File: design/flow/run.sh
#!/bin/bash
# the make line also repeats each setting of config.mk as NAME=value (left out here)
make -C /OpenROAD-flow-scripts/flow DESIGN_CONFIG=/design/flow/config.mk WORK_HOME=/design/flow/orfs CLKGATE_MAP_FILE= finish
File: design/flow/config.mk
export PLATFORM = sky130hd
export DESIGN_NAME = PCPU
export DESIGN_NICKNAME = PCPU
export VERILOG_FILES = /design/flow/design.v
export SDC_FILE = /design/flow/constraint.sdc
export NUM_CORES = 4
export LEC_CHECK = 0
export ABC_AREA = 1
export CAP_MARGIN = 15
export CELL_PAD_IN_SITES_DETAIL_PLACEMENT = 1
export CELL_PAD_IN_SITES_GLOBAL_PLACEMENT = 3
export CORE_ASPECT_RATIO = 0.85
export CORE_MARGIN = 2
export CORE_UTILIZATION = 60
export CTS_CLUSTER_DIAMETER = 260
export CTS_CLUSTER_SIZE = 28
export GPL_ROUTABILITY_DRIVEN = 0
export GPL_TIMING_DRIVEN = 0
export HOLD_SLACK_MARGIN = 0.13
export MAX_ROUTING_LAYER = met5
export PLACE_DENSITY_LB_ADDON = 0.03
export SETUP_SLACK_MARGIN = 0.87
export SLEW_MARGIN = 5
File: design/flow/constraint.sdc
create_clock -name core_clock -period 5.14 [get_ports {clock}]
set_input_delay 1.0280 -clock core_clock [delete_from_list [all_inputs] [get_ports {clock}]]
set_output_delay 1.0280 -clock core_clock [all_outputs]
set_load 0.01 [all_outputs]
File: design/flow/design.v
`timescale 1ns / 1ps
module PCPU(
	input clock,
	input enable,
	input reset,
	input start,
	input [15:0] d_datain,
	input [15:0] i_datain,
	input [3:0] select_y,
	output wire [7:0] d_addr,
	output wire [15:0] d_dataout,
	output wire d_we,
	output wire [7:0] i_addr,
	output reg [15:0] y
);
reg state,next_state;
reg [7:0] pc;
reg [15:0] id_ir,ex_ir,mem_ir,wb_ir;
reg [15:0] reg_A, reg_B, reg_C, reg_C1, smdr, smdr1, ALUo; 
reg dw, zf, nf, cf, cin;
reg [15:0] gr[0:7];
assign d_dataout = smdr1;
assign d_we = dw;
assign d_addr = reg_C[7:0];
assign i_addr = pc;
always @(posedge clock or negedge reset)
	begin
		if (!reset)
			state <= 1'b0;
		else
			state <= next_state;
	end
always @(*)
	begin
		case (state)
			1'b0 : 
				if ((enable == 1'b1) && (start == 1'b1))  
					next_state <= 1'b1;
				else	
					next_state <= 1'b0;
			1'b1 :
				if ((enable == 1'b0) || (wb_ir[15:11] == 5'b00001)) 
					next_state <= 1'b0;
				else
					next_state <= 1'b1;
		endcase
	end
always @(posedge clock or negedge reset)
	begin
		if (!reset)
			begin
				id_ir <= 16'b0000_0000_0000_0000;
				pc <= 8'b0000_0000;
			end
		else if (state ==1'b1)
			begin	
            if((ex_ir[15:11] == 5'b11010 && zf == 1'b1) || (ex_ir[15:11] == 5'b11100 && nf == 1'b1)
				    ||(ex_ir[15:11] == 5'b11011 && zf == 1'b0) || (ex_ir[15:11] == 5'b11101 && nf == 1'b0)
					 ||(ex_ir[15:11] == 5'b11110 && cin == 1'b1) || (ex_ir[15:11] == 5'b11111 && cin == 1'b0)
					 || ex_ir[15:11] == 5'b11001)
					begin
					   pc <= ALUo[7:0];
					   id_ir <= 16'b0; 
				   end
				else if(id_ir[15:11] == 5'b11000)
				   begin
                  pc <= id_ir[7:0];	 
					   id_ir <= 16'b0;
               end
				else if(id_ir[15:11] == 5'b00001)  
					begin 
					   pc <= pc; 
					   id_ir <= id_ir; 
					end		
				else if((id_ir[15:11] == 5'b00010)&&(i_datain[15:11]!=5'b11000)&&(i_datain[15:11]!=5'b00000)&&(i_datain[15:11]!=5'b00001)) 
		         begin
		           if((id_ir[10:8]==i_datain[2:0])&&((i_datain[15:11]==5'b01000)||(i_datain[15:11]==5'b10001)
					   ||(i_datain[15:11]==5'b01010)||(i_datain[15:11]==5'b10010)||(i_datain[15:11]==5'b01100)||(i_datain[15:11]==5'b01101)
						||(i_datain[15:11]==5'b01110)||(i_datain[15:11]==5'b01111)))
			           begin
			             pc <= pc;
			             id_ir <= 16'b0;
			           end
			        else if((id_ir[10:8]==i_datain[6:4])&&((i_datain[15:11]==5'b00010)||(i_datain[15:11]==5'b00011)||(i_datain[15:11]==5'b01000)
				      ||(i_datain[15:11]==5'b10001)||(i_datain[15:11]==5'b01010)||(i_datain[15:11]==5'b10010)||(i_datain[15:11]==5'b01101)
						||(i_datain[15:11]==5'b01110)||(i_datain[15:11]==5'b01111)||(i_datain[15:11]==5'b01100)||(i_datain[15:11]==5'b00100)
						||(i_datain[15:11]==5'b00110)||(i_datain[15:11]==5'b00101)||(i_datain[15:11]==5'b00111)))
			           begin
			             pc <= pc;
			             id_ir <= 16'b0;
			           end
		           else if((id_ir[10:8]==i_datain[10:8])&&((i_datain[15:11]==5'b00011)||(i_datain[15:11]==5'b10000)
				      ||(i_datain[15:11]==5'b01011)||(i_datain[15:11]==5'b11001)||(i_datain[15:11]==5'b11010)||(i_datain[15:11]==5'b11011)
					   ||(i_datain[15:11]==5'b11100)||(i_datain[15:11]==5'b11101)||(i_datain[15:11]==5'b11110)||(i_datain[15:11]==5'b11111)||(i_datain[15:11]==5'b01001)))
			           begin
			             pc <= pc;
			             id_ir <= 16'b0;
			           end
					  else
					     begin
						    pc <= pc + 1'b1;
			             id_ir <= i_datain;
						  end
				   end
				else
				   begin
					   pc <= pc + 1'b1;
					   id_ir <= i_datain;
					end
			end
         else if(state==1'b0)
				begin
				   id_ir <= id_ir;
					pc <= pc;
				end			
	end
always @(posedge clock or negedge reset)
	begin
		if (!reset)
			begin
				ex_ir <= 16'b0000_0000_0000_0000;
				reg_A <= 16'b0000_0000_0000_0000;
				reg_B <= 16'b0000_0000_0000_0000; 
				smdr <= 16'b0000_0000_0000_0000;
			end
		else if(state == 1'b1 && ((ex_ir[15:11]==5'b11010 && zf==1'b1) ||(ex_ir[15:11]==5'b11011 && zf==1'b0) 
		      ||(ex_ir[15:11]==5'b11100 && nf==1'b1) || (ex_ir[15:11]==5'b11101 && nf==1'b0) ||(ex_ir[15:11]==5'b11110 && cin==1'b1)
            ||(ex_ir[15:11]==5'b11111 && cin==1'b0) || ex_ir[15:11]==5'b11001))
              ex_ir <= 16'b0;
      else if (state == 1'b1)
			begin
				ex_ir <= id_ir;
				if ((id_ir[15:11] == 5'b11010) || (id_ir[15:11] == 5'b11011) || (id_ir[15:11] == 5'b11100) || (id_ir[15:11] == 5'b11101) 
				  || (id_ir[15:11] == 5'b11110) || (id_ir[15:11] == 5'b11111) || (id_ir[15:11] == 5'b10000) || (id_ir[15:11] == 5'b01001) 
				  || (id_ir[15:11] == 5'b01011) || (id_ir[15:11] == 5'b11001)) 
				  begin
				   if(id_ir[10:8]==ex_ir[10:8]&&(ex_ir[15:11] == 5'b01000 || ex_ir[15:11] == 5'b10000 || ex_ir[15:11] == 5'b01001 || ex_ir[15:11] == 5'b01010
						  || ex_ir[15:11] == 5'b01011 || ex_ir[15:11] == 5'b10001 || ex_ir[15:11] == 5'b10010 || ex_ir[15:11] == 5'b01101 
						  || ex_ir[15:11] == 5'b01110 || ex_ir[15:11] == 5'b01111 || ex_ir[15:11] == 5'b00100 || ex_ir[15:11] == 5'b00110
						  || ex_ir[15:11] == 5'b00101 || ex_ir[15:11] == 5'b00111 ))
					   reg_A <= ALUo; 
					else if(id_ir[10:8] == mem_ir[10:8]&&(mem_ir[15:11] == 5'b01000 || mem_ir[15:11] == 5'b10000 || mem_ir[15:11] == 5'b01001 
						    || mem_ir[15:11] == 5'b01010 || mem_ir[15:11] == 5'b01011 || mem_ir[15:11] == 5'b10001 
							 || mem_ir[15:11] == 5'b10010 || mem_ir[15:11] == 5'b01101 || mem_ir[15:11] == 5'b01110 || mem_ir[15:11] == 5'b01111 
							 || mem_ir[15:11] == 5'b00100 || mem_ir[15:11] == 5'b00110 || mem_ir[15:11] == 5'b00101 || mem_ir[15:11] == 5'b00111 
							 || mem_ir[15:11] == 5'b00010))
						     begin
							     if(mem_ir[15:11]==5'b00010)   
		                       reg_A <= d_datain;
		                    else
	                          reg_A <= reg_C;  
                       end
               else if(wb_ir[10:8] == id_ir[10:8]&&(wb_ir[15:11] == 5'b01000 || wb_ir[15:11] == 5'b10000 || wb_ir[15:11] == 5'b01001 || wb_ir[15:11] == 5'b01010
						    || wb_ir[15:11] == 5'b01011 || wb_ir[15:11] == 5'b10001 || wb_ir[15:11] == 5'b10010 || wb_ir[15:11] == 5'b01101 
						    || wb_ir[15:11] == 5'b01110 || wb_ir[15:11] == 5'b01111 || wb_ir[15:11] == 5'b00100 || wb_ir[15:11] == 5'b00110
						    || wb_ir[15:11] == 5'b00101 || wb_ir[15:11] == 5'b00111 || wb_ir[15:11] == 5'b00010 ))
                       reg_A <= reg_C1;					
					else
					   reg_A <= gr[(id_ir[10:8])]; 
				  end
				else if(id_ir[15:11] == 5'b00010 || id_ir[15:11] == 5'b00011 || id_ir[15:11] == 5'b01000 || id_ir[15:11] == 5'b01010 
				        || id_ir[15:11] == 5'b10001 || id_ir[15:11] == 5'b10010 || id_ir[15:11] == 5'b01100 || id_ir[15:11] == 5'b01101 
						  || id_ir[15:11] == 5'b01110 || id_ir[15:11] == 5'b01111 || id_ir[15:11] == 5'b00100 || id_ir[15:11] == 5'b00110 
						  || id_ir[15:11] == 5'b00101 || id_ir[15:11] == 5'b00111) 
				    begin
					   if( (ex_ir[15:11] == 5'b01000 || ex_ir[15:11] == 5'b10000 || ex_ir[15:11] == 5'b01001 || ex_ir[15:11] == 5'b01010
						  || ex_ir[15:11] == 5'b01011 || ex_ir[15:11] == 5'b10001 || ex_ir[15:11] == 5'b10010 || ex_ir[15:11] == 5'b01101 
						  || ex_ir[15:11] == 5'b01110 || ex_ir[15:11] == 5'b01111 || ex_ir[15:11] == 5'b00100 || ex_ir[15:11] == 5'b00110
						  || ex_ir[15:11] == 5'b00101 || ex_ir[15:11] == 5'b00111 )&& ex_ir[10:8] == id_ir[6:4])
						    reg_A <= ALUo;
						else if( (mem_ir[15:11] == 5'b01000 || mem_ir[15:11] == 5'b10000 || mem_ir[15:11] == 5'b01001 
						      || mem_ir[15:11] == 5'b01010 || mem_ir[15:11] == 5'b01011 || mem_ir[15:11] == 5'b10001 
							   || mem_ir[15:11] == 5'b10010 || mem_ir[15:11] == 5'b01101 || mem_ir[15:11] == 5'b01110 || mem_ir[15:11] == 5'b01111 
							   || mem_ir[15:11] == 5'b00100 || mem_ir[15:11] == 5'b00110 || mem_ir[15:11] == 5'b00101 || mem_ir[15:11] == 5'b00111 
							   || mem_ir[15:11] == 5'b00010)&& mem_ir[10:8] == id_ir[6:4])
							     if(mem_ir[15:11]==5'b00010)
	                          reg_A <= d_datain;
	                       else
							        reg_A <= reg_C;
						else if( (wb_ir[15:11] == 5'b01000 || wb_ir[15:11] == 5'b10000 || wb_ir[15:11] == 5'b01001 || wb_ir[15:11] == 5'b01010
						    || wb_ir[15:11] == 5'b01011 || wb_ir[15:11] == 5'b10001 || wb_ir[15:11] == 5'b10010 || wb_ir[15:11] == 5'b01101 
						    || wb_ir[15:11] == 5'b01110 || wb_ir[15:11] == 5'b01111 || wb_ir[15:11] == 5'b00100 || wb_ir[15:11] == 5'b00110
						    || wb_ir[15:11] == 5'b00101 || wb_ir[15:11] == 5'b00111 || wb_ir[15:11] == 5'b00010 )&& wb_ir[10:8] == id_ir[6:4])
							 reg_A <= reg_C1;
						else
						    reg_A <= gr[id_ir[6:4]]; 
					 end	
			   else if((mem_ir[15:11]==5'b11010 && zf==1'b1) ||(mem_ir[15:11]==5'b11011 && zf==1'b0) 
		          ||(mem_ir[15:11]==5'b11100 && nf==1'b1) || (mem_ir[15:11]==5'b11101 && nf==1'b0) ||(mem_ir[15:11]==5'b11110 && cin==1'b1)
                ||(mem_ir[15:11]==5'b11111 && cin==1'b0) || mem_ir[15:11]==5'b11001)
                    reg_A <= 16'b0;  
				else if(id_ir[15:11] == 5'b11000)
					reg_A <= 16'b0;
				else
					reg_A <= gr[id_ir[6:4]]; 
				if (id_ir[15:11] == 5'b00010 || id_ir[15:11] == 5'b00011 || id_ir[15:11] == 5'b00100 || (id_ir[15:11] == 5'b00110) 
				  || (id_ir[15:11] == 5'b00101) || (id_ir[15:11] == 5'b00111))
					reg_B <= {12'b0000_0000_0000, id_ir[3:0]}; 
				else if ((id_ir[15:11] == 5'b11010) || (id_ir[15:11] == 5'b11011) || (id_ir[15:11] == 5'b11100) || (id_ir[15:11] == 5'b11101)
				      || (id_ir[15:11] == 5'b11110) || (id_ir[15:11] == 5'b11111)
				      || (id_ir[15:11] == 5'b01001) || (id_ir[15:11] == 5'b01011) || (id_ir[15:11] == 5'b11001))
					reg_B <= {8'b0000_0000, id_ir[7:0]}; 
				else if(id_ir[15:11] == 5'b10000)
				   reg_B <= {id_ir[7:0], 8'b0000_0000}; 
				else if(id_ir[15:11] == 5'b01000 || id_ir[15:11] == 5'b01010 || id_ir[15:11] == 5'b10001 || id_ir[15:11] == 5'b10010 
				    || id_ir[15:11] == 5'b01100 || id_ir[15:11] == 5'b01101 || id_ir[15:11] == 5'b01110 || id_ir[15:11] == 5'b01111)
				   begin
					   if( (ex_ir[15:11] == 5'b01000 || ex_ir[15:11] == 5'b10000 || ex_ir[15:11] == 5'b01001 || ex_ir[15:11] == 5'b01010
						  || ex_ir[15:11] == 5'b01011 || ex_ir[15:11] == 5'b10001 || ex_ir[15:11] == 5'b10010 || ex_ir[15:11] == 5'b01101 
						  || ex_ir[15:11] == 5'b01110 || ex_ir[15:11] == 5'b01111 || ex_ir[15:11] == 5'b00100 || ex_ir[15:11] == 5'b00110
						  || ex_ir[15:11] == 5'b00101 || ex_ir[15:11] == 5'b00111 )&& ex_ir[10:8] == id_ir[2:0])
						    reg_B <= ALUo;
						else if( (mem_ir[15:11] == 5'b01000 || mem_ir[15:11] == 5'b10000 || mem_ir[15:11] == 5'b01001 
						   || mem_ir[15:11] == 5'b00010 || mem_ir[15:11] == 5'b01010 || mem_ir[15:11] == 5'b01011 || mem_ir[15:11] == 5'b10001 
							|| mem_ir[15:11] == 5'b10010 || mem_ir[15:11] == 5'b01101 || mem_ir[15:11] == 5'b01110 || mem_ir[15:11] == 5'b01111
							|| mem_ir[15:11] == 5'b00100 || mem_ir[15:11] == 5'b00110 || mem_ir[15:11] == 5'b00101 || mem_ir[15:11] == 5'b00111 )
							&& mem_ir[10:8] == id_ir[2:0])
                      begin
		                   if(mem_ir[15:11]==5'b00010)
		                       reg_B <= d_datain;
		                   else
		                       reg_B <= reg_C;
                      end
						else if( (wb_ir[15:11] == 5'b01000 || wb_ir[15:11] == 5'b10000 || wb_ir[15:11] == 5'b01001 || wb_ir[15:11] == 5'b01010
						   || wb_ir[15:11] == 5'b01011 || wb_ir[15:11] == 5'b10001 || wb_ir[15:11] == 5'b10010 || wb_ir[15:11] == 5'b01101 
						   || wb_ir[15:11] == 5'b01110 || wb_ir[15:11] == 5'b01111 || wb_ir[15:11] == 5'b00100 || wb_ir[15:11] == 5'b00110
						   || wb_ir[15:11] == 5'b00101 || wb_ir[15:11] == 5'b00111 || wb_ir[15:11] == 5'b00010)&& wb_ir[10:8] == id_ir[2:0])
							 reg_B <= reg_C1;
						else
						    reg_B <= gr[id_ir[2:0]]; 
					 end
				else if((mem_ir[15:11]==5'b11010 && zf==1'b1) ||(mem_ir[15:11]==5'b11011 && zf==1'b0) 
		          ||(mem_ir[15:11]==5'b11100 && nf==1'b1) || (mem_ir[15:11]==5'b11101 && nf==1'b0) ||(mem_ir[15:11]==5'b11110 && cin==1'b1)
                ||(mem_ir[15:11]==5'b11111 && cin==1'b0) || mem_ir[15:11]==5'b11001)
                    reg_B <= 16'b0; 
				else if(id_ir[15:11] == 5'b11000)
				   reg_B <= 16'b0;
				else
					reg_B <= gr[id_ir[2:0]]; 
			   if (id_ir[15:11] == 5'b00011)
				   begin
					  if(id_ir[10:8] == ex_ir[10:8] && (ex_ir[15:11] == 5'b01000 || ex_ir[15:11] == 5'b10000 || ex_ir[15:11] == 5'b01001 
					     || ex_ir[15:11] == 5'b01010 || ex_ir[15:11] == 5'b01011 || ex_ir[15:11] == 5'b10001 || ex_ir[15:11] == 5'b10010 
					     || ex_ir[15:11] == 5'b01101 || ex_ir[15:11] == 5'b01110 || ex_ir[15:11] == 5'b01111 || ex_ir[15:11] == 5'b00100 
					     || ex_ir[15:11] == 5'b00110 || ex_ir[15:11] == 5'b00101 || ex_ir[15:11] == 5'b00111 ))
						   smdr <= ALUo;
					  else if(id_ir[10:8] == mem_ir[10:8] && (mem_ir[15:11] == 5'b01000 || mem_ir[15:11] == 5'b10000 
					     || mem_ir[15:11] == 5'b01001 || mem_ir[15:11] == 5'b01010 || mem_ir[15:11] == 5'b01011 || mem_ir[15:11] == 5'b10001 
						  || mem_ir[15:11] == 5'b10010 || mem_ir[15:11] == 5'b01101 || mem_ir[15:11] == 5'b01110 || mem_ir[15:11] == 5'b01111
						  || mem_ir[15:11] == 5'b00100 || mem_ir[15:11] == 5'b00110 || mem_ir[15:11] == 5'b00101 || mem_ir[15:11] == 5'b00111
						  || mem_ir[15:11] == 5'b00010))
						   begin
		                  if(mem_ir[15:11]==5'b00010)
		                      smdr <= d_datain;
		                  else
		                      smdr <= reg_C;                  
                     end
					  else if(id_ir[10:8] == wb_ir[10:8] && (wb_ir[15:11] == 5'b01000 || wb_ir[15:11] == 5'b10000 
					     || wb_ir[15:11] == 5'b00010 || wb_ir[15:11] == 5'b01001 || wb_ir[15:11] == 5'b01010 || wb_ir[15:11] == 5'b01011 
						  || wb_ir[15:11] == 5'b10001 || wb_ir[15:11] == 5'b10010 || wb_ir[15:11] == 5'b01101 || wb_ir[15:11] == 5'b01110 
						  || wb_ir[15:11] == 5'b01111 || wb_ir[15:11] == 5'b00100 || wb_ir[15:11] == 5'b00110 || wb_ir[15:11] == 5'b00101 
						  || wb_ir[15:11] == 5'b00111 ))
						   smdr <= reg_C1;
					  else
					      smdr <= gr[id_ir[10:8]];
					end
				else
				    smdr <= gr[id_ir[10:8]];
			end
   end
reg signed [15:0] reg_A1; 
always @(*)
begin
  reg_A1 <= reg_A;
end
always @(*)
	begin
	  if(ex_ir[15:11] == 5'b01000 || ex_ir[15:11] == 5'b10000 || ex_ir[15:11] == 5'b01001) 
	     {cf, ALUo} <= reg_A + reg_B;
	  else if(ex_ir[15:11] == 5'b01100 || (ex_ir[15:11] == 5'b01010) || (ex_ir[15:11] == 5'b01011))
	     {cf, ALUo} <= reg_A - reg_B;
	  else if(ex_ir[15:11] == 5'b10001)
	     {cf, ALUo} <= reg_A + reg_B + cin;
	  else if(ex_ir[15:11] == 5'b10010)
	     {cf, ALUo} <= reg_A - reg_B - cin;
     else if(ex_ir[15:11] == 5'b01101)
        {cf, ALUo} <= reg_A & reg_B; 	  
	  else if(ex_ir[15:11] == 5'b01110)
	     {cf, ALUo} <= reg_A | reg_B;
	  else if(ex_ir[15:11] == 5'b01111)
	     {cf, ALUo} <= reg_A ^ reg_B;
	  else if(ex_ir[15:11] == 5'b00100)
	     {cf, ALUo} <= reg_A << reg_B;
	  else if(ex_ir[15:11] == 5'b00110)
	     {cf, ALUo} <= reg_A >> reg_B;
	  else if(ex_ir[15:11] == 5'b00101)
	     {cf, ALUo} <= reg_A <<< reg_B;
	  else if(ex_ir[15:11] == 5'b00111)
	     {cf, ALUo} <= reg_A1 >>> reg_B;
	  else if(ex_ir[15:11] == 5'b00010 || ex_ir[15:11] == 5'b00011 
	         || ex_ir[15:11] == 5'b11100 || ex_ir[15:11] == 5'b11101 || ex_ir[15:11] == 5'b11010 || ex_ir[15:11] == 5'b11011
				|| ex_ir[15:11] == 5'b11110 || ex_ir[15:11] == 5'b11111 || ex_ir[15:11] == 5'b11001)
		  {cf, ALUo} <= reg_A + reg_B;
	  else 
	     {cf, ALUo} <= 17'b0;
	end		
always @(posedge clock or negedge reset)
	begin
		if (!reset)
			begin
				mem_ir <= 16'b0000_0000_0000_0000;
				reg_C <= 16'b0000_0000_0000_0000;
				smdr1 <= 16'b0000_0000_0000_0000;
				zf <= 1'b0;
				nf <= 1'b0;
				cin <= 1'b0;
				dw <= 1'b0;
			end	
	   else if (state == 1'b1)
			begin
				mem_ir <= ex_ir;
				reg_C <= ALUo;
				if ((ex_ir[15:11] == 5'b01000) || (ex_ir[15:11] == 5'b01100) || (ex_ir[15:11] == 5'b10000) || (ex_ir[15:11] == 5'b01001) 
				 || (ex_ir[15:11] == 5'b10001) || (ex_ir[15:11] == 5'b01010) || (ex_ir[15:11] == 5'b01011) || (ex_ir[15:11] == 5'b10010))
					begin
						if (ALUo == 16'b0000_0000_0000_0000)
							zf <= 1'b1; 
						else
							zf <= 1'b0;
						if (ALUo[15] == 1'b1) 
							nf <= 1'b1;
						else
							nf <= 1'b0;
					end
				else
				  begin
				     zf <= zf;
					  nf <= nf;
				  end
				if ((ex_ir[15:11] == 5'b01000) || (ex_ir[15:11] == 5'b10000) || (ex_ir[15:11] == 5'b01001) || (ex_ir[15:11] == 5'b10001)
				 || (ex_ir[15:11] == 5'b01010) || (ex_ir[15:11] == 5'b01011) || (ex_ir[15:11] == 5'b10010))					
					  cin <= cf;
				else
					  cin <= cin; 
				if (ex_ir[15:11] == 5'b00011)
					begin
						dw <= 1'b1; 
						smdr1 <= smdr;
					end
				else
				   begin
					   dw <= 1'b0;
						smdr1 <= 16'b0;
					end
			end
   end	  
always @(posedge clock or negedge reset)
	begin
		if (!reset)
			begin
				wb_ir <= 16'b0000_0000_0000_0000;
				reg_C1 <= 16'b0000_0000_0000_0000;
			end	
		else if (state == 1'b1)
			begin
				wb_ir <= mem_ir;
				if (mem_ir[15:11] == 5'b00010)
						reg_C1 <= d_datain;
				else
						reg_C1 <= reg_C;
			end
   end		
always @(posedge clock or negedge reset)
	begin
		if (!reset)
			begin
				gr[7] <= 16'b0000_0000_0000_0000;
				gr[6] <= 16'b0000_0000_0000_0000;
				gr[5] <= 16'b0000_0000_0000_0000;
				gr[4] <= 16'b0000_0000_0000_0000;
				gr[3] <= 16'b0000_0000_0000_0000;
				gr[2] <= 16'b0000_0000_0000_0000;
				gr[1] <= 16'b0000_0000_0000_0000;
				gr[0] <= 16'b0000_0000_0000_0000;
			end	
		else if (state == 1'b1)
			begin
				if ((wb_ir[15:11] == 5'b00010) || (wb_ir[15:11] == 5'b01000) || (wb_ir[15:11] == 5'b10000) || (wb_ir[15:11] == 5'b01001)
				 || (wb_ir[15:11] == 5'b10001) || (wb_ir[15:11] == 5'b01010) || (wb_ir[15:11] == 5'b01011) || (wb_ir[15:11] == 5'b10010)
				 ||(wb_ir[15:11] == 5'b01101) ||(wb_ir[15:11] == 5'b01110) ||(wb_ir[15:11] == 5'b01111) || (wb_ir[15:11] == 5'b00100)
				 ||(wb_ir[15:11] == 5'b00110) ||(wb_ir[15:11] == 5'b00101) || (wb_ir[15:11] == 5'b00111))
					gr[wb_ir[10:8]] <= reg_C1; 
				else
				   gr[wb_ir[10:8]] <= gr[wb_ir[10:8]];
			end
   end		
always @(*)
begin
	case(select_y)
		4'b0000: y <= pc;
		4'b0001: y <= id_ir;
		4'b0010: y <= reg_A;
		4'b0011: y <= reg_B;
		4'b0100: y <= reg_C;
		4'b0101: y <= reg_C1;
		4'b0110: y <= {15'b000000000000000,zf};
		4'b0111: y <= {15'b000000000000000,cin};
		4'b1000: y <= {15'b000000000000000,nf};
		4'b1001: y <= gr[1];
		4'b1010: y <= gr[2];
		4'b1011: y <= gr[3];
		4'b1100: y <= gr[4];
		4'b1101: y <= gr[5];
		4'b1110: y <= gr[6];
		4'b1111: y <= gr[7];
endcase
end
endmodule
==> flow_results.org, run 1 <==
* Flow results

** Run status
- Outcome :: stopped before the end
- Per the run summary, the flow got no further than global placement without I/O (3_1_place_gp_skip_io).
- Error message :: [ERROR FLW-0024] Place density exceeds 1.0 (current PLACE_DENSITY_LB_ADDON =  0.03). Please check if the value of  PLACE_DENSITY_LB_ADDON is between 0 and 0.99.

** Floorplan
- Before placement the cells fill 60.60% of the core.
- Die Span Y :: 193.2 um
- The die is 226.6 um wide.
- Row generation in the floorplan step produced 69 rows.
- Area of the core :: 0.04170 sq mm
- The floorplan step defined a die boundary enclosing 0.04378 sq mm.

** Yosys
- The area fraction of the largest cell type after synthesis is a little over a quarter.
- Post-synth area from yosys stat :: 0.02527 sq mm
- Flip-flops with a built-in enable :: 0
- Number of warning messages in the yosys log :: 2
- Post-synthesis mux area share :: 0%
- Leading cell types by total area after synthesis :: sky130_fd_sc_hd__dfrtp_1 27%, sky130_fd_sc_hd__nand2_1 15%, sky130_fd_sc_hd__o21ai_0 8.5%, sky130_fd_sc_hd__inv_1 6.3%, sky130_fd_sc_hd__nand3_1 5.6%
- Per the synth stats, the proportion of register bits with asynchronous set or reset is 100.0%.
- Count of unique library cells instantiated by Yosys :: 67
- XORs/XNORs by Area :: 2.377%
- Summed instance area of the synthesized netlist :: around 0.025 sq mm
- When the netlist entered floorplanning its net count stood at 4045.
- Complex-gate fraction of the synthesized area :: 26.62%
- Post-synth top cells :: 978 x sky130_fd_sc_hd__nand2_1, 427 x sky130_fd_sc_hd__o21ai_0, 421 x sky130_fd_sc_hd__inv_1
- Number of cell instances after yosys synthesis :: between 3k and 4k
- Post-synthesis average cell area :: 6.397 sq um
- Adder-cell area share of the yosys netlist :: 2.783%
- Register area share after synthesis :: 27.43%
- The synthesis run identifies the leading combinational cell family as simple AND/OR/NAND/NOR gates.
- Looking at area per cell type in the netlist, the leader is sky130_fd_sc_hd__dfrtp_1.
- Synthesis produced a netlist whose cell count is 3950.
- The most used flip-flop cell after synthesis is sky130_fd_sc_hd__dfrtp_1.
- AND/OR/NAND/NOR Cells, Area Fraction :: 30.02%
- The post-synth register bit count is 277.
- Most popular library cell in the synthesized design by count :: sky130_fd_sc_hd__nand2_1
==> run 2, diff against run 1 <==
Settings changed: ABC_AREA 1 to default, CAP_MARGIN 15 to 20, CELL_PAD_IN_SITES_DETAIL_PLACEMENT 1 to default, CELL_PAD_IN_SITES_GLOBAL_PLACEMENT 3 to default, CORE_ASPECT_RATIO 0.85 to default, CORE_UTILIZATION 60 to 64, CTS_CLUSTER_DIAMETER 260 to 52, CTS_CLUSTER_SIZE 28 to default, GPL_ROUTABILITY_DRIVEN 0 to default, GPL_TIMING_DRIVEN 0 to default, HOLD_SLACK_MARGIN 0.13 to default, MAX_ROUTING_LAYER met5 to default, PLACE_DENSITY_LB_ADDON 0.03 to default, SETUP_SLACK_MARGIN 0.87 to 1.53, SLEW_MARGIN 5 to 20, TNS_END_PERCENT from default to 35.
Clock period 5.14 ns to 5.5 ns, I/O delays scaled along.
==> flow_results.org, run 2 <==
#+TITLE: Implementation results

** Floorplan
- After floorplanning, the core was divided into 73 placement rows.
- Area of the core :: 0.03973 sq mm
- According to the floorplan report, the total die area is 0.04182 sq mm.
- The share of the core area taken by cells at floorplan is around 65%.
- Horizontal extent of the die :: 204.5 um
- The die is ~200 um tall.
- 89 I/O pins were placed.

** Yosys
- Yosys instantiated no cell more often than sky130_fd_sc_hd__nand2_1.
- Adder-cell area share of the yosys netlist :: 2.733%
- The synthesized instance count is 3175.
- Cell type with the largest total area after synthesis :: sky130_fd_sc_hd__dfrtp_1
- In this run, the synthesized area fraction spent on and/or/nand/nor cells is recorded as around 19%.
- The commonest cells after synthesis are 352 x sky130_fd_sc_hd__nand2_1, 304 x sky130_fd_sc_hd__o21ai_0, 293 x sky130_fd_sc_hd__nor2_1.
- Complex-gate fraction of the synthesized area :: between 20 and 30%
- When the netlist entered floorplanning its net count stood at ~3.3k.
- For this run, asynchronously set or reset flops after synthesis account for 100.0%.
- The cell-mix breakdown from Yosys lists the XOR/XNOR area share as 2.587%.
- Number of cell instances after yosys synthesis :: 3175
- Counting flops with a built-in enable in the synthesized netlist gives 0.
- After synthesis, flip-flops and latches occupy 26.94% of the total area.
- Register bit count reported by yosys :: 277
- Among the non-sequential cells, AND-OR/OR-AND gates take the most area.
- The synthesized netlist occupies a cell area of 0.02573 sq mm.
- Count of unique library cells instantiated by Yosys :: approximately 100
- Post-synth area from yosys stat :: about 0.026 sq mm
- Post-synthesis mux area share :: between 10 and 15%
- Per the synthesis report, the single largest cell type by area occupies 26.94% of cell area.
- In the synthesized netlist the dominant register cell turns out to be sky130_fd_sc_hd__dfrtp_1.
- Post-synthesis average cell area :: 8.103 sq um
- Yosys printed 2 warnings.
- In the post-synthesis netlist, the biggest area contributors are sky130_fd_sc_hd__dfrtp_1 27%, sky130_fd_sc_hd__mux4_2 6.4%, sky130_fd_sc_hd__o21ai_0 5.9%, sky130_fd_sc_hd__nand2_1 5.1%, sky130_fd_sc_hd__mux2i_1 4.4%.

** Finish
- Compared with the post-synthesis result, the final layout area differs by 14.46%.
- The layout has 2881 filler cells.
- Net count, final :: 3274
- The final report gives the core utilization as 74.12%.

** Setup path
- Data on the critical path arrives at its endpoint at 4.86 ns.
- Setup crit end kind :: register
- In the setup report, the worst path falls into the class reg2reg.
- The critical path's slowest stage uses the library cell sky130_fd_sc_hd__dfrtp_1.
- Number of cell instances on the worst register-to-register path :: 11
- For the worst reg-to-reg path, the endpoint reported by OpenROAD is reg_A[0].
- CP delay by family, top :: AND-OR/OR-AND gates
- Data on the critical path is required at its endpoint by 5.96 ns.
- STA lists the startpoint of the worst register-to-register path as id_ir[5].
- Among all stages on the critical path, the maximum delay recorded is 0.91 ns.
- The timing report notes that buffer and inverter cells on the critical path total 2.
- Crit path to :: reg_A[0]
- Register-to-register setup slack :: ~1.1 ns
- Critical Path Fanout Max :: 27
- Crit path cell chain :: buf_4, inv_1, nor3_1, a32oi_1, a31oi_1, a211oi_1, a21oi_1, a21oi_1, o21ai_0, nand2_1, a31oi_1
- Launching element of the worst setup path :: id_ir[5]
- The timing report lists the critical path depth as 11 cells.
- Startpoint kind of the worst setup timing path :: register

** Final timing
- Measured slew at the worst slew-check pin :: 1.176 ns
- Fmax :: 227.3 MHz
- Endpoints with negative setup slack in the final report add up to 0.
- Setup repair after global routing could not meet its margin everywhere.
- Total negative slack for setup checks :: 0 ns
- Max-slew violation count :: 0
- Min Clock Period, post-route :: 4.400 ns
- In the finished design, the share of the clock period the worst path needs comes to 80.00%.
- Per the slew report, the remaining headroom to the max-slew limit stands at 21.59%.
- Final hold violation count :: 0
- Tightest hold margin :: 0.4732 ns
- For the final database, setup skew stands at 0.02474 ns.

** Routing
- Per the post-route antenna check, the number of violating nets is 0.
- TritonRoute reported its final design rule violation total as 0.
- Number of DRC violations after detailed-routing iteration 0 :: 6656
- First-pass iteration count of the detailed router :: 14
- The script logs the ratio of routed vias to standard cells as 8.098.
- Per the detailed-route log, wirelength across all metal layers totals ~120000 um.
- Per-cell routed wire length :: approximately 33 um
- Per the detail_route report, the via count comes to 30.25k.

** Clocking
- Clock-pin slew was measured on the worst setup and hold paths at 0.06 ns.
- TritonCTS reports the number of clock sinks as 277.
- In this run, post-CTS hold repair placed 0 buffers.
- Number of levels the H-tree was split into :: 2
- In this run the clock root is driven by a sky130_fd_sc_hd__clkbuf_16.
- Clock buffers created by TritonCTS :: 35
- Per the CTS log, the buffer count on the longest clock path is 3.
- Worst skew pair latency :: 0.58 ns
- TritonCTS built the clock tree.

** Job
- The tool warning count for the run is 65.
- Max-cap violations in this run came to 0.

** Run status
- Outcome :: complete, no violations

** Global routing
- The initial antenna violation count came to 9.
- The via count of the first global-routing pass is between 20k and 30k.
- Global-route wire length before repair :: 182700 um
- Maximum number of pins on one net before global-route repair :: 119
- The total overflow left after global routing is 0.
- Global router's overall resource usage :: between 50% and 60%

** Placement
- Routability-driven placement finished with a final weighted congestion of ~1.1.
- Buffers on Ports :: 88
- Sum of net half-perimeters after detailed placement :: 84930 um

** Worst hold path
- STA reports the tightest min-delay check as being of type in2async.
[run 2: layer usage]
layer	vias up	GRT usage, %	part of all wire, %
li1	11940	-	-
met1	13990	67.34	32
met2	3142	81.95	40
met3	1162	30.37	17
met4	14	47.77	11
met5	-	3.452	0.16
[run 2: layout make-up]
type	count	area [sq um]	area share, %
Multi-Input combinational cell	2520	18080	61.39
Clock buffer	45	975.9	3.314
Antenna cell	5	12.51	0.04249
Timing Repair Buffer	247	2172	7.376
Clock inverter	18	202.7	0.6883
Inverter	98	377.9	1.283
Sequential cell	277	6972	23.67
Tap cell	525	656.9	2.231
[run 2: timing repair]
item | CTS | global route
pin swaps | 17 | 26
endpoints found under the setup margin | 69 | 85
resized | 123 | 85
setup buffers | 26 | 23
[run 2: through the flow]
stage | worst slack (ns) | instance area (sq um) | std cells
detailed placement | 0.6480 | 27040 | 3618
CTS | 1.344 | 28790 | 3707
global placement | 0.6422 | 27030 | 3617
global route | 1.259 | 29440 | 3731
finish | 1.100 | 29450 | 3735
floorplan | 1.545 | 25740 | 3175
==> run 3, diff against run 2 <==
Settings changed: CORE_UTILIZATION 64 to 40, CTS_CLUSTER_DIAMETER 52 to default, SETUP_SLACK_MARGIN 1.53 to default, TNS_END_PERCENT 35 to default.
Clock period 5.5 ns to 6.95 ns, I/O delays scaled along.
==> flow_results.org, run 3 <==
#+TITLE: Implementation results

** Run status
- The flow ran to the end and the layout has no timing, DRC or antenna violations.

** Setup path
- Worst Setup Path Type :: in2out
- Worst Path Arrival :: 4.50 ns
- At the worst endpoint, the required time is 5.56 ns.
- The worst setup path is launched from an input port.
- In this design, the largest share of critical-path delay is due to buffers and inverters.
- The cell that appears most often on the critical path is sky130_fd_sc_hd__clkdlybuf4s50_1.
- CP Buf/Inv Count :: 2
- Walking the critical path from launch to capture passes 7 cell instances.
- Critical Path Fanout Max :: 10
- Register-to-register setup slack :: ~1.4 ns
- Stage delay of the slowest cell on the critical path :: 0.75 ns
- The timing report shows that the slowest cell on the worst path is sky130_fd_sc_hd__clkdlybuf4s50_1.
- The worst setup path is captured at a primary output.
- Crit path cell chain :: clkdlybuf4s50_1, nand2_1, nor2_1, a22oi_1, and4_1, a31oi_1, clkdlybuf4s50_1
- Looking at the reg2reg group, the worst path ends at reg_A[11].
- Per STA, the startpoint of the critical path is select_y[1].
- Crit path to :: y[2]
- The worst register-to-register path depth is 13.
- In this run the critical register-to-register path is launched from reg_A[3].

** Final timing
- After layout, the minimum clock period comes to around 5.9 ns.
- Total negative slack for setup checks :: 0 ns
- Number of setup violations in the final report :: 0
- Fmax :: about 170 MHz
- Headroom to the max-slew limit :: 14.43%
- Post-layout period usage of the worst path :: a little over four fifths
- In the final report, the number of hold violations comes to 0.
- Tightest hold margin :: 0.4791 ns
- Max-slew violation count :: 0
- The transition time recorded at the tightest slew-check pin is approximately 1.3 ns.
- Setup repair after global routing left no endpoint under its margin.
- After layout, the setup clock skew is reported as roughly 0.023 ns.

** Floorplan
- Fp util :: 40.64%
- Horizontal extent of the die :: 257.6 um
- Area of the core :: 0.06331 sq mm
- Die Span Y :: 257.6 um
- Ports placed on the boundary :: 89
- According to the floorplan log, the row count is between 90 and 100.
- Per the OpenROAD floorplan log, the area of the die is 0.06637 sq mm.

** Yosys
- XORs/XNORs by Area :: 2.587%
- The synthesized netlist was found by Yosys to have 3175 cells.
- Register bit count reported by yosys :: 277
- Flip-flops with a built-in enable :: 0
- Register area share after synthesis :: 26.94%
- Share of flip-flops with an asynchronous set or reset after synthesis :: 100.0%
- The synthesized netlist occupies a cell area of 0.02573 sq mm.
- During synthesis, Yosys emitted a total of 2 warnings.
- The chip area line in the Yosys stat output reads 0.02573 sq mm.
- Most popular library cell in the synthesized design by count :: sky130_fd_sc_hd__nand2_1
- Post-synthesis average cell area :: 8.103 sq um
- AND/OR/NAND/NOR Cells, Area Fraction :: around 19%
- Counting every instance in the synthesized netlist gives 3175.
- The cell-mix breakdown from Yosys lists the compound-gate area share as 29.38%.
- The most used flip-flop cell after synthesis is sky130_fd_sc_hd__dfrtp_1.
- The netlist uses 101 different library cells.
- Largest logic family :: AND-OR/OR-AND gates
- In this run, the synthesized area fraction spent on adder and majority cells is recorded as 2.733%.
- Of all cell types, the one taking the most synthesized area is sky130_fd_sc_hd__dfrtp_1.
- Post-synth top cells :: 352 x sky130_fd_sc_hd__nand2_1, 304 x sky130_fd_sc_hd__o21ai_0, 293 x sky130_fd_sc_hd__nor2_1
- At floorplan, the net count of the design was reported as 3270.
- Leading cell types by total area after synthesis :: sky130_fd_sc_hd__dfrtp_1 27%, sky130_fd_sc_hd__mux4_2 6.4%, sky130_fd_sc_hd__o21ai_0 5.9%, sky130_fd_sc_hd__nand2_1 5.1%, sky130_fd_sc_hd__mux2i_1 4.4%
- Per the synthesis report, the single largest cell type by area occupies a little over a quarter of cell area.
- Yosys reports the multiplexer fraction of the synthesized area as 13.90%.

** Clocking
- Clock buffers created by TritonCTS :: 31
- Sinks on the clock net :: between 200 and 300
- The number of gates resized after CTS was 0.
- After clock tree synthesis, the clock-pin slew on the worst setup and hold paths is 0.06 ns.
- TritonCTS built the clock tree.
- The number of hold buffers added after CTS was 0.
- Clock Tree Buf Depth :: 3
- Post-CTS timing repair inserted 0 buffers for setup.
- The tree is rooted in a sky130_fd_sc_hd__clkbuf_16.
- Number of levels the H-tree was split into :: 1
- The later pin in the worst-skew pair is clocked with a latency of around 0.61 ns.

** Job
- Tally of OpenROAD warnings :: 60
- Max-capacitance violation count :: 0

** Global routing
- Global-route wire length before repair :: around 190000 um
- Global routing used 48.96% of the available met1 tracks.
- Global router's overall resource usage :: 38.43%
- Most used routing layer in global routing :: met2
- For this run the aggregate overflow at the end of global routing stands at 0.
- The via count of the first global-routing pass is 26.26k.
- For met2 alone, demand over resource in global routing was approximately 61%.
- Number of antenna violations at the first check in global routing :: 5
- Entering global routing, the biggest net connects 129 pins.
- Routing usage on met3 :: 7.116%

** Finish
- Once layout is complete, the utilization of the core stands at 44.84%.
- The layout has 6293 filler cells.
- Syn-to-layout area delta :: 10.33%
- The final layout contains roughly 3.2k nets.
- The layout report lists the multi-input gate area as 0.01737 sq mm.
- Cell area after layout :: 0.02839 sq mm
- Registers take between 0.006 and 0.007 sq mm.

** Routing
- Vias after detailed routing :: 27.63k
- Number of nets with antenna violations after detailed routing :: 0
- In the routed netlist, the antenna diode instances number 0.
- The script logs the ratio of routed vias to standard cells as 6.946.
- The first TritonRoute pass finished after 8 iterations.
- Per-cell routed wire length :: 32.87 um
- DRT Wirelength :: 130700 um
- Drt drc :: 0
- For this block, the initial DRC count from the detailed router was 3648.

** Placement
- The count of buffers added on input and output ports is 88.
- Sum of net half-perimeters after detailed placement :: 96770 um
- Placer Congestion :: approximately 1.1
- Detailed placement reports a standard cell area of 0.02735 sq mm.

** Worst hold path
- The path class of the tightest hold or removal check is reg2reg.
- Per the hold report, the tightest min-delay path originates at smdr[11].
- The worst hold path passes through 2 cells.
- Destination of the worst hold path :: smdr[11]
## run 3: area by class of cell
class,count,area share [%]
clock buffers,43,3.103
clock inverters,12,0.5466
inverters,98,1.296
multi-input cells,2520,61.19
flip-flops and latches,277,24.49
well taps,846,3.729
repair buffers,182,5.651
## run 3: per-stage QoR
stage,worst slack (ns),std cells
finish,1.064,3978
floorplan,2.566,3175
detailed placement,1.190,3923
CTS,1.183,3978
global route,1.004,3978
global placement,1.283,3923
## run 3: metal layers
metal  vias to the layer above  part of all wire, %
met1                     13470                   38
li1                      11810                    -
met3                       442                   10
met4                         4                  7.1
met5                         -                0.019
met2                      1910                   45
==> run 4, diff against run 3 <==
Settings changed: CELL_PAD_IN_SITES_DETAIL_PLACEMENT from default to 0, CELL_PAD_IN_SITES_GLOBAL_PLACEMENT from default to 1, CORE_ASPECT_RATIO from default to 0.85, CORE_UTILIZATION 40 to 51, CTS_CLUSTER_SIZE from default to 44, GPL_ROUTABILITY_DRIVEN from default to 0, GPL_TIMING_DRIVEN from default to 1, HOLD_SLACK_MARGIN from default to 0.13, SETUP_SLACK_MARGIN from default to -0.33, SLEW_MARGIN 20 to 5.
Clock period 6.95 ns to 3.4 ns, I/O delays scaled along.
==> flow_results.org, run 4 <==
#+TITLE: Implementation results

** Run status
- The run finished, with violations left.
- The checks that failed: setup timing.

** Setup path
- Launching element of the worst setup path :: reg_A[14]
- The largest single stage delay on the critical path is 0.71 ns.
- Register-to-register setup slack :: -0.63 ns
- Data on the critical path is required at its endpoint by 3.87 ns.
- Crit path cell chain :: inv_1, ha_1, inv_1, nor3_1, buf_4, o211a_1, a211oi_4, a221oi_2, a41oi_2, o221ai_2, buf_4, o2111ai_2, a221o_1, a22o_1
- Critical Path Fanout Max :: 8
- Together, buffers and inverters on the worst path number 4.
- Worst Setup Path Type :: reg2reg
- Among all stages on the critical path, the largest delay is contributed by sky130_fd_sc_hd__dfrtp_1.
- STA classifies the critical path startpoint as a register.
- All stages included, the depth of the critical timing path comes to 14.
- Launch point of the worst reg-to-reg path :: reg_A[14]
- Reg2Reg Capture Point :: reg_B[14]
- Number of cell instances on the worst register-to-register path :: 14
- CP delay by family, top :: AND-OR/OR-AND gates
- STA classifies the critical path endpoint as a register.
- Worst Path Arrival :: approximately 4.5 ns
- Crit path to :: reg_B[14]

** Finish
- After the flow finishes, the layout carries non-filler instances totaling between 4k and 5k.
- The layout report lists the combined flip-flop and latch area as roughly 0.0070 sq mm.
- Syn-to-layout area delta :: 28.26%
- After filler insertion, the fill cell instance count of the layout stands at just over 4k.
- Area used by multi-input combinational logic :: roughly 0.018 sq mm
- Net count, final :: 3681

** Placement
- The count of buffers added on input and output ports is 88.
- The number of placed instances, taps included, is 4181.
- Sum of net half-perimeters after detailed placement :: slightly below 100000 um

** Yosys
- Number of warning messages in the yosys log :: 2
- Post-synthesis mux area share :: 13.90%
- Largest logic family :: AND-OR/OR-AND gates
- For this run, the leading register cell type out of synthesis is sky130_fd_sc_hd__dfrtp_1.
- Share of flip-flops with an asynchronous set or reset after synthesis :: 100.0%
- The cell-mix breakdown from Yosys lists the XOR/XNOR area share as 2.587%.
- Complex-gate fraction of the synthesized area :: 29.38%
- AND/OR/NAND/NOR Cells, Area Fraction :: 18.50%
- Yosys reported a register bit count of 277.
- Register area share after synthesis :: 26.94%
- The synthesized netlist devotes under 10% of its cell area to adder and majority cells.
- Per the synthesis report, the dominant area consumer among library cells is sky130_fd_sc_hd__dfrtp_1.
- Per the post-synthesis stats, the area per cell is 8.103 sq um.
- Count of unique library cells instantiated by Yosys :: between 100 and 150
- Of the post-synthesis cell area, the dominant cell type holds 26.94%.
- Synthesized net count :: 3270
- Leading cell types by total area after synthesis :: sky130_fd_sc_hd__dfrtp_1 27%, sky130_fd_sc_hd__mux4_2 6.4%, sky130_fd_sc_hd__o21ai_0 5.9%, sky130_fd_sc_hd__nand2_1 5.1%, sky130_fd_sc_hd__mux2i_1 4.4%
- Synthesis produced a netlist whose cell count is 3175.
- For this design, Yosys synthesis ends with a cell count of 3175.
- By count the netlist is led by 352 x sky130_fd_sc_hd__nand2_1, 304 x sky130_fd_sc_hd__o21ai_0, 293 x sky130_fd_sc_hd__nor2_1.
- Post-synth area from yosys stat :: approximately 0.026 sq mm
- Among all cell types in the netlist, the one instantiated most often is sky130_fd_sc_hd__nand2_1.
- Flip-flops with a built-in enable :: 0
- Summed instance area of the synthesized netlist :: 0.02573 sq mm

** Clocking
- Clock buffers created by TritonCTS :: 31
- Clock Tree Buf Depth :: 3
- TritonCTS clock tree :: done
- Worst skew pair latency :: between 0.6 and 0.7 ns
- The number of clock sinks came to 277.
- Number of levels the H-tree was split into :: 1
- The tree is rooted in a sky130_fd_sc_hd__clkbuf_16.
- Looking at the worst setup and hold paths, the clock pins of their registers show a slew of approximately 0.06 ns.

** Global routing
- Global routing consumed, over all layers together, 47.75% of the routing resources.
- Residual overflow from global routing :: 0
- The first global-routing pass estimated 187100 um of wire.
- Entering global routing, the biggest net connects 81 pins.
- The initial antenna violation count is 6.
- Vias in the first global route :: 28.37k

** Routing
- Vias after detailed routing :: around 30k
- Mean number of vias per cell :: just over 7
- The detail route stage leaves a number of antenna-violating nets equal to 0.
- TritonRoute reported its final design rule violation total as 0.
- DRT Wirelength :: 127700 um
- Number of DRC violations after detailed-routing iteration 0 :: 5929
- For this sky-water flow run, the detailed-routed wirelength per cell is reported as between 20 and 30 um.
- First-pass iteration count of the detailed router :: 20

** Final timing
- Total negative slack for setup checks :: -20.38 ns
- Fmax :: 248.1 MHz
- Setup violations remaining at the end of the flow were counted as 67.
- After layout, the setup clock skew is reported as around 0.036 ns.
- Measured slew at the worst slew-check pin :: 1.024 ns
- Post-layout period usage of the worst path :: 118.5%
- Setup repair after global routing could not meet its margin everywhere.
- The worst-case max-slew headroom was logged as between 30% and 40%.
- The critical path in the final layout is reported with a setup slack of -0.6301 ns.
- Min Clock Period, post-route :: 4.030 ns
- The final max-slew violation count recorded for this run is 0.
- Final hold violation count :: 0

** Worst hold path
- The type recorded for the worst min-delay path is reg2reg.
- Looking at the hold checks, the worst path lands on smdr[1].
- In this run the most critical hold path is launched from smdr[1].
- Worst hold stages :: 2

** Job
- Max-capacitance violation count :: 0
- Summing over the stages, the warning tally comes to 62.

** Floorplan
- According to the floorplan log, the row count is 75.
- After floorplanning, the die was sized to cover 0.05227 sq mm.
- The die is approximately 210 um tall.
- For this configuration, the core starts out at a cell density of about half.
- Area of the core :: 0.04955 sq mm
- The die is 247.6 um wide.
- In this run the count of I/O pins placed on the die edge is 89.
[run 4: layout make-up]
cell class / count / share of cell area [%]
inverter: 98 / 1.126
antenna: 5 / 0.03791
sequential: 277 / 21.07
clock inverter: 14 / 0.5346
multi-input combinational: 2520 / 55.00
timing repair buffer: 658 / 17.20
tap: 654 / 2.480
clock buffer: 40 / 2.544
[run 4: layer usage]
layer / global-route usage, % / share of wire [%] / up-vias
met5: 5.218 / 0.47 / -
met2: 65.64 / 39 / 2789
met3: 20.63 / 17 / 624
met4: 19.31 / 5.8 / 20
li1: - / - / 12770
met1: 64.86 / 38 / 14690
[run 4: per-stage QoR]
step | hold slack [ns] | worst slack [ns] | util, % | area [sq um]
2_1_floorplan | 0.3844 | -0.3279 | - | 25820
3_3_place_gp | 0.4652 | -0.8559 | 62.41 | 30920
3_5_place_dp | 0.4801 | -0.9217 | 62.41 | 30920
4_1_cts | 0.5010 | -0.4185 | 65.17 | 32290
5_1_grt | 0.5261 | -0.6789 | 66.58 | 32990
6_report | 0.4957 | -0.6301 | 66.60 | 33000
[run 4: repair_timing]
action | 4_1_cts | 5_1_grt
resized | 59 | 122
endpoints found under the setup margin | 50 | 64
pin swaps | 25 | 56
buffers inserted | 9 | 31
cloned | 1 | 0
hold endpoints to repair | 38 | 0
hold buffers | 1 | 0
==> run 5, diff against run 4 <==
Settings changed: CELL_PAD_IN_SITES_GLOBAL_PLACEMENT 1 to 0, CORE_ASPECT_RATIO 0.85 to 1.19, CORE_UTILIZATION 51 to 56, PLACE_DENSITY_LB_ADDON from default to 0.03, SETUP_SLACK_MARGIN -0.33 to 0.52.
Clock period 3.4 ns to 1.77 ns, I/O delays scaled along.
==> flow_results.org, run 5 <==
* Flow results

** Run status
- Outcome :: stopped before the end
- The flow stopped in global routing (5_1_grt).
- Error message :: [ERROR GRT-0116] Global routing finished with congestion. Check the congestion regions in the DRC Viewer.

** Yosys
- A synthesized cell averages 8.103 sq um.
- Summing the sequential cell areas from Yosys gives 26.94% of the chip area.
- Synthesized instance count :: 3175
- Most popular library cell in the synthesized design by count :: sky130_fd_sc_hd__nand2_1
- Grouping non-sequential cells by family puts the most area in AND-OR/OR-AND gates.
- XORs/XNORs by Area :: 2.587%
- For this run, the leading register cell type out of synthesis is sky130_fd_sc_hd__dfrtp_1.
- Post-synthesis mux area share :: 13.90%
- Counting flops and latches in the post-synthesis netlist gives 277.
- Post-synth area from yosys stat :: ~0.026 sq mm
- Complex-gate fraction of the synthesized area :: 29.38%
- Adder-cell area share of the yosys netlist :: 2.733%
- The synthesized design spends more area on one cell type than any other, namely sky130_fd_sc_hd__dfrtp_1.
- Share of the synthesized area in the top cell type :: 26.94%
- In this run, synthesis inferred 0 flip-flops with an integrated enable.
- For this design, Yosys synthesis ends with a cell count of 3175.
- Warnings reported by Yosys during synthesis add up to 2.
- The synthesis report gives the async set-or-reset register share as about 100%.
- Summing the areas of all and, or, nand and nor instances in the mapped netlist gives 18.50% of the synthesized area.
- By area the synthesized netlist is led by sky130_fd_sc_hd__dfrtp_1 27%, sky130_fd_sc_hd__mux4_2 6.4%, sky130_fd_sc_hd__o21ai_0 5.9%, sky130_fd_sc_hd__nand2_1 5.1%, sky130_fd_sc_hd__mux2i_1 4.4%.
- Count of unique library cells instantiated by Yosys :: 101
- Summed instance area of the synthesized netlist :: approximately 0.026 sq mm
- After synthesis, the most frequently instantiated cells are 352 x sky130_fd_sc_hd__nand2_1, 304 x sky130_fd_sc_hd__o21ai_0, 293 x sky130_fd_sc_hd__nor2_1.
- Counting every net in the synthesized netlist gives 3270.

** Floorplan
- Chip area :: 0.04768 sq mm
- Area of the core :: 0.04531 sq mm
- The floorplan report gives the top-level pin count as 89.
- Per the OpenROAD floorplan log, the height of the die is 237.8 um.
- Horizontal extent of the die :: 200.5 um
- Count of standard-cell rows :: 85
- Fp util :: 56.79%

** Clocking
- Number of levels the H-tree was split into :: 1
- Clock tree root driver cell :: sky130_fd_sc_hd__clkbuf_16
- Counting the buffers created by CTS gives 31.
- The clock tree has to reach 277 sinks.
- Clock Tree Buf Depth :: 3

** Placement
- Buffers on Ports :: 88
- The HPWL after detailed placement is 102000 um.
- Placed cells :: approximately 4.7k
- Pre-CTS worst setup slack :: -2.083 ns

** Global routing
- Global router's overall resource usage :: ~69%
- Global routing finished with a remaining overflow of 4.
## run 5: stage by stage
stage | utilization [%] | hold slack [ns] | cell area (sq um)
after floorplan | - | 0.05841 | 27620
after global placement | 80.30 | 0.3076 | 36380
after detailed placement | 80.30 | 0.3168 | 36380
after CTS | 86.77 | 0.2759 | 39310
## run 5: repair_timing
action / 4_1_cts
pin swaps: 106
buffers inserted: 75
gates cloned: 7
hold buffers: 1
setup endpoints to repair: 323
resized: 349
hold endpoints to repair: 229
## run 5: per-layer routing
metal	overflow	global-route usage (%)
met5	0	25.20
met4	3	66.11
met3	0	53.46
met2	1	87.37
met1	0	69.32
==> run 6, diff against run 5 <==
Settings changed: CELL_PAD_IN_SITES_DETAIL_PLACEMENT 0 to default, CELL_PAD_IN_SITES_GLOBAL_PLACEMENT 0 to default, CORE_ASPECT_RATIO 1.19 to default, CORE_UTILIZATION 56 to 10, CTS_CLUSTER_SIZE 44 to default, GPL_ROUTABILITY_DRIVEN 0 to default, GPL_TIMING_DRIVEN 1 to default, HOLD_SLACK_MARGIN 0.13 to default, PLACE_DENSITY_LB_ADDON 0.03 to default, SETUP_SLACK_MARGIN 0.52 to default, SLEW_MARGIN 5 to 20.
Clock period 1.77 ns to 5.83 ns, I/O delays scaled along.
==> flow_results.org, run 6 <==
#+TITLE: Implementation results

** Yosys
- Number of cell instances after yosys synthesis :: 3175
- In this run, synthesis inferred 0 flip-flops with an integrated enable.
- Summed over its instances, the top area cell type makes up between 20% and 30% of the synthesized netlist area.
- Post-synth top cells :: 352 x sky130_fd_sc_hd__nand2_1, 304 x sky130_fd_sc_hd__o21ai_0, 293 x sky130_fd_sc_hd__nor2_1
- Largest logic family :: AND-OR/OR-AND gates
- Register bit count reported by yosys :: 277
- In this run, distinct cell masters in the synthesized netlist total roughly 100.
- In this run, the synthesized area fraction spent on and/or/nand/nor cells is recorded as 18.50%.
- Register area share after synthesis :: 26.94%
- Complex-gate fraction of the synthesized area :: 29.38%
- Post-synth the commonest register cell is sky130_fd_sc_hd__dfrtp_1.
- The synthesized netlist devotes 2.587% of its cell area to XOR and XNOR gates.
- In the synthesized netlist, the number of instances is 3175.
- Of all flip-flops after synthesis, the portion carrying an async set or reset was around 100%.
- Adder-cell area share of the yosys netlist :: under 10%
- Sorting the synthesized cells by area gives the leading types as sky130_fd_sc_hd__dfrtp_1 27%, sky130_fd_sc_hd__mux4_2 6.4%, sky130_fd_sc_hd__o21ai_0 5.9%, sky130_fd_sc_hd__nand2_1 5.1%, sky130_fd_sc_hd__mux2i_1 4.4%.
- Post-synthesis mux area share :: around 14%
- Synthesized net count :: approximately 3.3k
- Number of warning messages in the yosys log :: 2
- The average instance in the mapped netlist occupies approximately 8.1 sq um.
- Most popular library cell in the synthesized design by count :: sky130_fd_sc_hd__nand2_1
- Cell type with the largest total area after synthesis :: sky130_fd_sc_hd__dfrtp_1
- The area recorded from the Yosys report for this design is 0.02573 sq mm.
- Summed instance area of the synthesized netlist :: 0.02573 sq mm

** Global routing
- Residual overflow from global routing :: 0
- The first global-routing pass estimated 200800 um of wire.
- Maximum number of pins on one net before global-route repair :: 114
- The via count of the first global-routing pass came to roughly 26k.
- Number of antenna violations at the first check in global routing :: 7
- Global routing consumed, over all layers together, roughly 10% of the routing resources.

** Setup path
- CP delay by family, top :: simple AND/OR/NAND/NOR gates
- The startpoint identified for the worst register-to-register timing path is reg_B[6].
- Crit path to :: zf
- Reg2Reg Capture Point :: zf
- Stage delay of the slowest cell on the critical path :: 1.01 ns
- Register-to-register setup slack :: 0.58 ns
- Crit path cell chain :: nor4_1, nand3_1, buf_4, o21ai_0, a21oi_1, a2111oi_1, nor3_1, a2111oi_2, buf_4, nor4b_1, nand4_1, o21ai_1
- Per STA, the library cell used most along the worst path is sky130_fd_sc_hd__buf_4.
- Standard cell with the maximum stage delay on the critical path :: sky130_fd_sc_hd__a2111oi_1
- Required time reported for the critical path endpoint :: 6.35 ns
- Worst Setup Path Type :: reg2reg
- Number of cell instances on the worst register-to-register path :: 12
- CP Buf/Inv Count :: 2
- Startpoint kind of the worst setup timing path :: register
- Launching element of the worst setup path :: reg_B[6]
- Setup crit end kind :: register
- Critical Path Fanout Max :: 12
- Data arrives at the worst endpoint at 5.77 ns.
- Levels on crit path :: 12

** Clocking
- TritonCTS built the clock tree.
- The tree is rooted in a sky130_fd_sc_hd__clkbuf_16.
- Number of gates given a new drive strength after cts :: 0
- CTS reports a maximum clock tree buffer depth of 3.
- The tree built by TritonCTS fans out to 277 sinks.
- Clock buffers created by TritonCTS :: 30
- The clock reaches the later pin of the worst-skew pair after 0.62 ns.
- Number of buffers inserted by post-CTS setup repair :: 0
- Clock-pin slew of the registers on the worst-case setup and hold paths :: 0.07 ns
- Number of levels the H-tree was split into :: 1
- After clock tree synthesis, the flow added hold-fix buffers numbering 0.

** Final timing
- Min Clock Period, post-route :: about 5.3 ns
- Measured slew at the worst slew-check pin :: 1.204 ns
- Max-slew violation count :: 0
- Post-route clock skew :: around 0.037 ns
- Post-layout period usage of the worst path :: 90.08%
- Fmax :: ~190 MHz
- Setup repair after global routing left no endpoint under its margin.
- Summed over all failing endpoints, the final setup total negative slack is 0 ns.
- Number of setup violations in the final report :: 0
- Final hold violation count :: 0
- Headroom to the max-slew limit :: 19.21%

** Run status
- Outcome :: complete, no violations

** Floorplan
- In this run the count of I/O pins placed on the die edge is 89.
- Chip area :: 0.2614 sq mm
- Area of the core :: around 0.26 sq mm
- Per the OpenROAD floorplan log, the height of the die is 511.2 um.
- Fp util :: about 10%
- Horizontal extent of the die :: ~510 um
- For reference, the placement row count at floorplan is 186.

** Worst hold path
- Destination of the worst hold path :: smdr1[3]
- Hold Startpoint :: smdr[3]
- Hold crit path type :: reg2reg
- The report gives the cell count of the worst hold path as 1.

** Routing
- Mean number of vias per cell :: 4.226
- DRT Wirelength :: 141200 um
- Per-cell routed wire length :: 21.53 um
- First-pass iteration count of the detailed router :: 8
- Drt drc :: 0
- The count of nets left with antenna violations once routing finished came out at 0.
- Vias after detailed routing :: 27.72k
- The violation tally recorded at the end of detailed-routing iteration 0 is 3240.

** Job
- Tally of OpenROAD warnings :: just over 60
- The number of maximum-capacitance violations recorded for the run is 0.

** Placement
- The number of placed instances, taps included, is roughly 6.5k.
- For this run the detailed placement stage logged an HPWL of around 110000 um.
- Input and output buffers added on the ports amount to approximately 88.
- After its last routability iteration, the placer logged a weighted congestion of about 0.99.

** Finish
- The multi-input combinational cells in the finished layout cover a total of 0.01735 sq mm.
- Final Instance Count excl. Fillers :: 6558
- Register Area :: 0.006950 sq mm
- Once layout is complete, the utilization of the core stands at 12.42%.
- Net count, final :: 3243
- Per the run report, area growth between synthesis and finish was 23.85%.
- Per the layout report, the design carries slightly below 30k filler cells.
==> run 6: routing by layer <==
| metal | vias up | part of all wire, % | GRT usage, % |
|---|---|---|---|
| li1 | 11880 | - | - |
| met1 | 13710 | 37 | 12.19 |
| met2 | 1762 | 47 | 17.42 |
| met3 | 368 | 7.8 | 1.430 |
| met4 | 0 | 7.5 | 6.731 |
| met5 | - | 0 | 0 |
==> run 6: metrics by stage <==
stage / hold slack, ns / cell area [sq um] / setup WS [ns]
floorplan: 0.4506 / 25730 / 1.613
global placement: 0.4767 / 30800 / 0.4525
detailed placement: 0.4765 / 30810 / 0.5554
CTS: 0.4908 / 31860 / 0.5380
global route: 0.5138 / 31860 / 0.4552
finish: 0.4887 / 31860 / 0.5785
==> run 6: layout make-up <==
class / instances / share of cell area (%)
sequential: 277 / 21.81
inverter: 98 / 1.154
timing repair buffer: 221 / 6.000
antenna: 2 / 0.01571
clock inverter: 19 / 0.7264
multi-input combinational: 2520 / 54.44
tap: 3384 / 13.29
clock buffer: 37 / 2.568
